==> inputs of run E <==
==> flow/design.v (excerpt) <==
module blockRunner(
    input wire CLK,              
    input wire RST_BTN,          
    output wire VGA_HS_O,        
    output wire VGA_VS_O,        
    output reg [3:0] VGA_R,      
    output reg [3:0] VGA_G,      
    output reg [3:0] VGA_B,      
    output wire a, ba, c, d, e, f, g,
    output wire a1, ba1, c1, d1, e1, f1, g1,
    output wire a2, ba2, c2, d2, e2, f2, g2,
    output wire a3, ba3, c3, d3, e3, f3, g3,
    input SW0,
    input KEY0,
    input KEY1,
    input KEY2,
    input KEY3
    );
export LEC_CHECK = 0
export ABC_AREA = 1
export CAP_MARGIN = 15
export CORE_MARGIN = 2
export CORE_UTILIZATION = 72
export CTS_CLUSTER_SIZE = 72
export HOLD_SLACK_MARGIN = 0.06
export PLACE_DENSITY = 0.64
export SETUP_SLACK_MARGIN = -0.18
export SLEW_MARGIN = 20
create_clock -name core_clock -period 4.75 [get_ports {CLK}]
run.sh (not shown) runs the stock make flow with config.mk's settings and CLKGATE_MAP_FILE=.
==> run A: changes against run E <==
==> flow/config.mk (replaced) <==
export PLATFORM = sky130hd
export DESIGN_NAME = blockRunner
export DESIGN_NICKNAME = blockRunner
export VERILOG_FILES = /design/flow/design.v
export SDC_FILE = /design/flow/constraint.sdc
export NUM_CORES = 4
export LEC_CHECK = 0
export CAP_MARGIN = 20
export CORE_MARGIN = 2
export CORE_UTILIZATION = 68
export CTS_CLUSTER_SIZE = 47
export SETUP_SLACK_MARGIN = -0.47
export SLEW_MARGIN = 20
==> flow/constraint.sdc (replaced) <==
create_clock -name core_clock -period 4.65 [get_ports {CLK}]
set_input_delay 0.9300 -clock core_clock [delete_from_list [all_inputs] [get_ports {CLK}]]
set_output_delay 0.9300 -clock core_clock [all_outputs]
set_load 0.01 [all_outputs]
==> run G: changes against run E <==
==> flow/config.mk (replaced) <==
export PLATFORM = sky130hd
export DESIGN_NAME = blockRunner
export DESIGN_NICKNAME = blockRunner
export VERILOG_FILES = /design/flow/design.v
export SDC_FILE = /design/flow/constraint.sdc
export NUM_CORES = 4
export LEC_CHECK = 0
export CAP_MARGIN = 20
export CORE_MARGIN = 2
export CORE_UTILIZATION = 40
export SETUP_SLACK_MARGIN = 1.05
export SLEW_MARGIN = 20
==> flow/constraint.sdc (replaced) <==
create_clock -name core_clock -period 8.31 [get_ports {CLK}]
set_input_delay 1.6620 -clock core_clock [delete_from_list [all_inputs] [get_ports {CLK}]]
set_output_delay 1.6620 -clock core_clock [all_outputs]
set_load 0.01 [all_outputs]
==> results.toml <==
# physical design summary
[run_status]
status = "failed layout checks"
violations = "setup timing"

[final_timing]
setup_viol = 12
setup_slack_ns = -0.828
holdWs_ns = 0.0542

[detailed_routing]
route.met2.wl_um = 36000
vias = 25300
drtPass1Iterations = 7
drt-met1-wl_um = 29100

[power_and_ir_drop]
clockPowerShare_pct = 16.5
p_seq_share_pct = 29.2
pg_comb_mw = 9.82
p_sw_share_pct = 45.6

[clock_network]
cts_buffers = 37

[yosys]
top_cell = "nand2_1"

[placed_design]
gp_congestion = 1.08

[setup_path]
startpoint = "b3Width[1]$_DFFE_PP_"

[layout]
fin_util_pct = 83.3
Source of the figures above: run E

==> results.toml <==
# physical design summary
[run_status]
status = "failed layout checks"
violations = "setup timing"

[setup_path]
startpoint = "b1X[1]$_SDFFCE_PP1P_"

[detailed_routing]
route.met2.wl_um = 41200
drtPass1Iterations = 9
vias = 25200
drt-met1-wl_um = 30700

[final_timing]
holdWs_ns = 0.0570
setup_viol = 12
setup_slack_ns = -1.05

[power_and_ir_drop]
p_sw_share_pct = 45.0
clockPowerShare_pct = 15.1
Source of the figures above: run A

==> results.toml <==
# physical design summary
[final_timing]
setup_viol = 0
holdWs_ns = 0.0431
setup_slack_ns = 1.29

[power_and_ir_drop]
p_sw_share_pct = 42.6
powerDensity_mw_per_mm2 = 335
p_seq_share_pct = 33.2
clockPowerShare_pct = 19.0
pg_comb_mw = 4.55

[run_status]
status = "finished clean"

[detailed_routing]
drtPass1Iterations = 6
drt-met1-wl_um = 31600

[clock_network]
cts_tree = "built"

[yosys]
top_cell = "ha_1"

[placed_design]
gp_congestion = 0.915

[grt]
grt.overflow.total = 0

[setup_path]
startpoint = "display.h_count[6]$_SDFFCE_PP0P_"

[layout]
fin_util_pct = 45.3
Source of the figures above: run G

